== build 31 ==
Design exponent_multiplier, start of the top module:
module exponent_multiplier (
    i_clk, i_rst_n,
    i_load, i_start, i_select,
    i_A, i_B,
    o_done, led_select, o_P,
	seg_i_A_ten, seg_i_A_unit, 
	seg_i_B_ten, seg_i_B_unit, 
	seg_o_P_thousand, seg_o_P_hundred, seg_o_P_ten, seg_o_P_unit
);
    input wire i_clk, i_rst_n;
    input wire i_load, i_start, i_select;
    input [3:0] i_A, i_B;
    output reg o_done, led_select;
    output reg [29:0] o_P;
	output reg [6:0] seg_i_A_ten, seg_i_A_unit;
	output reg [6:0] seg_i_B_ten, seg_i_B_unit;
	output reg [6:0] seg_o_P_thousand, seg_o_P_hundred, seg_o_P_ten, seg_o_P_unit;
    parameter IDLE = 3'b000, LOAD = 3'b001, CALC = 3'b010, FINISH = 3'b011;
    reg [2:0] current_state;
    reg [3:0] reg_A, reg_B;
	reg [3:0] led_reg_A, led_reg_B;
    reg [19:0] reg_A_shift;
    reg [29:0] reg_P_exp;
    reg [7:0] reg_P_mul;
    reg [3:0] counter_exp;
    reg [2:0] index_bit_B;
    reg exp_done, mul_done;
    always @(posedge i_clk or negedge i_rst_n) begin
        if (!i_rst_n) begin
            reg_A <= 4'b0;
            reg_B <= 4'b0;
            reg_P_exp <= 30'b1;
            reg_P_mul <= 8'b0;
            reg_A_shift <= 20'b0;
			led_reg_A <= 4'b0;	
			led_reg_B <= 4'b0;	
            o_done <= 0;
			led_select <= 0;
            o_P <= 30'b0;
            counter_exp <= 4'b0;
            index_bit_B <= 3'b0;
            exp_done <= 0;
            mul_done <= 0;
            current_state <= IDLE;
        end
        else begin
            case (current_state)
  ...
Size: roughly 110 flip-flops, ~40,000 sq um of cells after synthesis.
export LEC_CHECK = 0
export CAP_MARGIN = 5
export CORE_ASPECT_RATIO = 0.83
export CORE_MARGIN = 2
export CORE_UTILIZATION = 72
export MAX_ROUTING_LAYER = met4
export MIN_ROUTING_LAYER = met1
export PLACE_DENSITY = 0.61
export SETUP_SLACK_MARGIN = 0.21
export SLEW_MARGIN = 20
export TNS_END_PERCENT = 25
create_clock -name core_clock -period 49.6 [get_ports {i_clk}]
run.sh (not shown) runs the stock make flow with config.mk's settings and CLKGATE_MAP_FILE=.
Modified inputs, build 81 compared to build 31
==> flow/config.mk <==
export PLATFORM = sky130hd
export DESIGN_NAME = exponent_multiplier
export DESIGN_NICKNAME = exponent_multiplier
export VERILOG_FILES = /design/flow/design.v
export SDC_FILE = /design/flow/constraint.sdc
export NUM_CORES = 4
export LEC_CHECK = 0
export CAP_MARGIN = 20
export CORE_MARGIN = 2
export CORE_UTILIZATION = 40
export PLACE_DENSITY = 0.6
export SLEW_MARGIN = 20
==> flow/constraint.sdc <==
create_clock -name core_clock -period 48.9 [get_ports {i_clk}]
set_input_delay 9.7800 -clock core_clock [delete_from_list [all_inputs] [get_ports {i_clk}]]
set_output_delay 9.7800 -clock core_clock [all_outputs]
set_load 0.01 [all_outputs]
==> results <==
Run comparison: build 81 first element of the critical path o_P[25]; build 31 first element of the critical path o_P[24]
Of build 81 and build 31, the run reporting the higher worst hold margin was build 81.
Between build 81 and build 31, the register fraction of the total cell area figures differ only marginally.
On setup slack of the worst register-to-register path, build 31 beats build 81.
Against build 31, build 81 comes in 58 um higher on horizontal die size.
For build 97, these inputs were changed with respect to build 81:
--- a/flow/config.mk
+++ b/flow/config.mk
@@ -6,7 +6,9 @@
 export NUM_CORES = 4
 export LEC_CHECK = 0
+export ABC_AREA = 1
 export CAP_MARGIN = 20
 export CORE_MARGIN = 2
 export CORE_UTILIZATION = 40
-export PLACE_DENSITY = 0.6
+export CTS_CLUSTER_SIZE = 16
+export PLACE_DENSITY = 0.95
 export SLEW_MARGIN = 20
==> flow/constraint.sdc <==
create_clock -name core_clock -period 50.0 [get_ports {i_clk}]
set_input_delay 10.0000 -clock core_clock [delete_from_list [all_inputs] [get_ports {i_clk}]]
set_output_delay 10.0000 -clock core_clock [all_outputs]
set_load 0.01 [all_outputs]
Notes after the runs:
For build 97, the flow was terminated by a tool error in 5_1_grt and produced no final design.
Build 81 vs build 97, dominant non-sequential cell family after synthesis: AND-OR/OR-AND gates vs simple AND/OR/NAND/NOR gates
Per the comparison of build 97 with build 81, number of distinct library cells after synthesis moved down, area fraction in and, or, nand and nor cells after synthesis grew by 27 points, die area went up about 0.9%, mean area per synthesized cell fell 19%.
Build 97 against build 81: yosys-reported design area after synthesis saw an increase, post-synthesis share of cell area spent on full adders, half adders and majority gates saw a decrease.
| area fraction in xor and xnor cells | build 97 vs build 81 | 5.7 points lower |
Build 97: proportion of synthesized area in mux cells lower than build 81


exponent_multiplier again, from the RTL that the note above started with.
Settings: LEC_CHECK=0, ABC_AREA=1, CAP_MARGIN=20, CORE_MARGIN=2, CORE_UTILIZATION=71, PLACE_DENSITY=0.6, SLEW_MARGIN=20; clock period 60.3 ns.
The first run finished clean.
Next try:
--- a/flow/config.mk
+++ b/flow/config.mk
@@ -11 +11,3 @@
-export CORE_UTILIZATION = 71
+export CORE_UTILIZATION = 40
+export CTS_CLUSTER_DIAMETER = 232
+export MIN_ROUTING_LAYER = met2
==> flow/constraint.sdc (replaced) <==
create_clock -name core_clock -period 50.0 [get_ports {i_clk}]
set_input_delay 10.0000 -clock core_clock [delete_from_list [all_inputs] [get_ports {i_clk}]]
set_output_delay 10.0000 -clock core_clock [all_outputs]
set_load 0.01 [all_outputs]
After rerunning: The changed run finished but fails on setup timing. Non-clock buffer count grows by 488. Worst setup slack degrades by 4500 ps. Count of clock-buffer cells in the layout increases by 1. Cell count rises by about 13%. Global-route usage is about the same.


The RTL this note starts from:
==> flow/design.v <==
module exponent_multiplier (
    i_clk, i_rst_n,
    i_load, i_start, i_select,
    i_A, i_B,
    o_done, led_select, o_P,
	seg_i_A_ten, seg_i_A_unit, 
	seg_i_B_ten, seg_i_B_unit, 
	seg_o_P_thousand, seg_o_P_hundred, seg_o_P_ten, seg_o_P_unit
);
    input wire i_clk, i_rst_n;
    input wire i_load, i_start, i_select;
    input [3:0] i_A, i_B;
    output reg o_done, led_select;
    output reg [29:0] o_P;
	output reg [6:0] seg_i_A_ten, seg_i_A_unit;
	output reg [6:0] seg_i_B_ten, seg_i_B_unit;
	output reg [6:0] seg_o_P_thousand, seg_o_P_hundred, seg_o_P_ten, seg_o_P_unit;
    parameter IDLE = 3'b000, LOAD = 3'b001, CALC = 3'b010, FINISH = 3'b011;
    reg [2:0] current_state;
    reg [3:0] reg_A, reg_B;
	reg [3:0] led_reg_A, led_reg_B;
    reg [19:0] reg_A_shift;
    reg [29:0] reg_P_exp;
    reg [7:0] reg_P_mul;
    reg [3:0] counter_exp;
    reg [2:0] index_bit_B;
    reg exp_done, mul_done;
    always @(posedge i_clk or negedge i_rst_n) begin
        if (!i_rst_n) begin
            reg_A <= 4'b0;
            reg_B <= 4'b0;
            reg_P_exp <= 30'b1;
            reg_P_mul <= 8'b0;
            reg_A_shift <= 20'b0;
			led_reg_A <= 4'b0;	
			led_reg_B <= 4'b0;	
            o_done <= 0;
			led_select <= 0;
            o_P <= 30'b0;
            counter_exp <= 4'b0;
            index_bit_B <= 3'b0;
            exp_done <= 0;
            mul_done <= 0;
            current_state <= IDLE;
        end
        else begin
            case (current_state)
                IDLE: begin
                    reg_A <= 4'b0;
                    reg_B <= 4'b0;
                    reg_P_exp <= 30'b1;
                    reg_P_mul <= 8'b0;
                    reg_A_shift <= 20'b0;
                    o_done <= 0;
					led_select <= 0;
                    o_P <= 30'b0;
                    counter_exp <= 4'b0;
                    index_bit_B <= 3'b0;
                    exp_done <= 0;
                    mul_done <= 0;
                    if (!i_load) begin 
                        reg_A <= i_A;
						led_reg_A <= i_A;
                        reg_B <= i_B;
						led_reg_B <= i_B;
                        reg_A_shift <= {16'b0, i_A};
                        current_state <= LOAD;
                    end                    
                end    
                LOAD: begin                    
                    current_state <= (!i_start) ? CALC : LOAD;
                end
                CALC: begin
                    if (i_start) begin
                        if (!exp_done) begin
                            if (counter_exp < reg_B) begin
                                reg_P_exp <= reg_P_exp * reg_A;
                                counter_exp <= counter_exp + 1;
                            end
                            else begin
                                exp_done <= 1;
                            end
                        end
                        if (!mul_done) begin
                            if (index_bit_B < 4) begin
                                if (reg_B[index_bit_B]) begin
                                    reg_P_mul <= reg_P_mul + reg_A_shift[7:0];
                                end
                                reg_A_shift <= reg_A_shift << 1;
                                index_bit_B <= index_bit_B + 1;
                            end
                            else begin
                                mul_done <= 1;
                            end
                        end
                        if (exp_done && mul_done) begin
                            current_state <= FINISH;
                        end
                    end
                end
                FINISH: begin
                    o_done <= 1;
                    led_select <= !i_select;
                    if (!i_select) begin
                        o_P <= reg_P_exp;
                    end
                    else if (i_select) begin
                        o_P <= {22'b0, reg_P_mul};
                    end
                    if (!i_start) begin
                        current_state <= IDLE;
                    end
                end
            endcase
        end
    end
	always @(*) begin                 
		case (led_reg_A % 10)
			4'd0: seg_i_A_unit = 7'b1000000;
			4'd1: seg_i_A_unit = 7'b1111001;
			4'd2: seg_i_A_unit = 7'b0100100;
			4'd3: seg_i_A_unit = 7'b0110000;
			4'd4: seg_i_A_unit = 7'b0011001;
			4'd5: seg_i_A_unit = 7'b0010010;
			4'd6: seg_i_A_unit = 7'b0000010;
			4'd7: seg_i_A_unit = 7'b1111000;
			4'd8: seg_i_A_unit = 7'b0000000;
			4'd9: seg_i_A_unit = 7'b0010000;
			default: seg_i_A_unit = 7'b1000000;
		endcase
		case (led_reg_A / 10)
			4'd0: seg_i_A_ten = 7'b1000000;
			4'd1: seg_i_A_ten = 7'b1111001;
			4'd2: seg_i_A_ten = 7'b0100100;
			4'd3: seg_i_A_ten = 7'b0110000;
			4'd4: seg_i_A_ten = 7'b0011001;
			4'd5: seg_i_A_ten = 7'b0010010;
			4'd6: seg_i_A_ten = 7'b0000010;
			4'd7: seg_i_A_ten = 7'b1111000;
			4'd8: seg_i_A_ten = 7'b0000000;
			4'd9: seg_i_A_ten = 7'b0010000;
			default: seg_i_A_ten = 7'b1000000;
		endcase
		case (led_reg_B % 10)
			4'd0: seg_i_B_unit = 7'b1000000;
			4'd1: seg_i_B_unit = 7'b1111001;
			4'd2: seg_i_B_unit = 7'b0100100;
			4'd3: seg_i_B_unit = 7'b0110000;
			4'd4: seg_i_B_unit = 7'b0011001;
			4'd5: seg_i_B_unit = 7'b0010010;
			4'd6: seg_i_B_unit = 7'b0000010;
			4'd7: seg_i_B_unit = 7'b1111000;
			4'd8: seg_i_B_unit = 7'b0000000;
			4'd9: seg_i_B_unit = 7'b0010000;
			default: seg_i_B_unit = 7'b1000000;
		endcase
		case (led_reg_B / 10)
			4'd0: seg_i_B_ten = 7'b1000000;
			4'd1: seg_i_B_ten = 7'b1111001;
			4'd2: seg_i_B_ten = 7'b0100100;
			4'd3: seg_i_B_ten = 7'b0110000;
			4'd4: seg_i_B_ten = 7'b0011001;
			4'd5: seg_i_B_ten = 7'b0010010;
			4'd6: seg_i_B_ten = 7'b0000010;
			4'd7: seg_i_B_ten = 7'b1111000;
			4'd8: seg_i_B_ten = 7'b0000000;
			4'd9: seg_i_B_ten = 7'b0010000;
			default: seg_i_B_ten = 7'b1000000;
		endcase
		case (o_P % 10)
			4'd0: seg_o_P_unit = 7'b1000000;
			4'd1: seg_o_P_unit = 7'b1111001;
			4'd2: seg_o_P_unit = 7'b0100100;
			4'd3: seg_o_P_unit = 7'b0110000;
			4'd4: seg_o_P_unit = 7'b0011001;
			4'd5: seg_o_P_unit = 7'b0010010;
			4'd6: seg_o_P_unit = 7'b0000010;
			4'd7: seg_o_P_unit = 7'b1111000;
			4'd8: seg_o_P_unit = 7'b0000000;
			4'd9: seg_o_P_unit = 7'b0010000;
			default: seg_o_P_unit = 7'b1000000;
		endcase
		case ((o_P / 10) % 10)
			4'd0: seg_o_P_ten = 7'b1000000;
			4'd1: seg_o_P_ten = 7'b1111001;
			4'd2: seg_o_P_ten = 7'b0100100;
			4'd3: seg_o_P_ten = 7'b0110000;
			4'd4: seg_o_P_ten = 7'b0011001;
			4'd5: seg_o_P_ten = 7'b0010010;
			4'd6: seg_o_P_ten = 7'b0000010;
			4'd7: seg_o_P_ten = 7'b1111000;
			4'd8: seg_o_P_ten = 7'b0000000;
			4'd9: seg_o_P_ten = 7'b0010000;
			default: seg_o_P_ten = 7'b1000000;
		endcase
		case ((o_P / 100) % 10)
			4'd0: seg_o_P_hundred = 7'b1000000;
			4'd1: seg_o_P_hundred = 7'b1111001;
			4'd2: seg_o_P_hundred = 7'b0100100;
			4'd3: seg_o_P_hundred = 7'b0110000;
			4'd4: seg_o_P_hundred = 7'b0011001;
			4'd5: seg_o_P_hundred = 7'b0010010;
			4'd6: seg_o_P_hundred = 7'b0000010;
			4'd7: seg_o_P_hundred = 7'b1111000;
			4'd8: seg_o_P_hundred = 7'b0000000;
			4'd9: seg_o_P_hundred = 7'b0010000;
			default: seg_o_P_hundred = 7'b1000000;
		endcase
		case ((o_P / 1000) % 10)
			4'd0: seg_o_P_thousand = 7'b1000000;
			4'd1: seg_o_P_thousand = 7'b1111001;
			4'd2: seg_o_P_thousand = 7'b0100100;
			4'd3: seg_o_P_thousand = 7'b0110000;
			4'd4: seg_o_P_thousand = 7'b0011001;
			4'd5: seg_o_P_thousand = 7'b0010010;
			4'd6: seg_o_P_thousand = 7'b0000010;
			4'd7: seg_o_P_thousand = 7'b1111000;
			4'd8: seg_o_P_thousand = 7'b0000000;
			4'd9: seg_o_P_thousand = 7'b0010000;
			default: seg_o_P_thousand = 7'b1000000;		
		endcase
    end
endmodule
clock: 20.6 ns
lec_check: 0
abc_area: 1
cap_margin: 20
core_aspect_ratio: 0.5
core_margin: 2
core_utilization: 72
cts_cluster_diameter: 344
cts_cluster_size: 98
place_density: 0.6
setup_slack_margin: 4.88
slew_margin: 20
tns_end_percent: 5
The baseline died in detailed placement with DPL-0038.
Change:
Settings changed: CORE_ASPECT_RATIO 0.5 to unset, CTS_CLUSTER_DIAMETER 344 to unset, CTS_CLUSTER_SIZE 98 to 99, SETUP_SLACK_MARGIN 4.88 to unset, TNS_END_PERCENT 5 to unset.
Clock period 20.6 ns to 64.5 ns, I/O delays scaled along.
- Now the flow went through all stages and came out clean
- area after synthesis stays the same
- die size stays flat
- synthesized cell count stays the same
Change:
Settings changed: ABC_AREA 1 to unset, CORE_UTILIZATION 72 to 25, CTS_CLUSTER_SIZE 99 to unset.
Clock period 64.5 ns to 48.9 ns, I/O delays scaled along.
Effect: Sequential share of layout area falls by 0.50 points. Final cell count shrinks by 0.67%. Critical path depth is lower by 212. Core utilization is lower by 46 points. Final area increases by 9.1%. Count of clock-buffer cells in the layout shrinks by 1. Wire length grows by 35%. Register-to-register slack is worse by 16000 ps. Clock skew goes up by 12 ps. Global-route usage came out lower by 19 points.
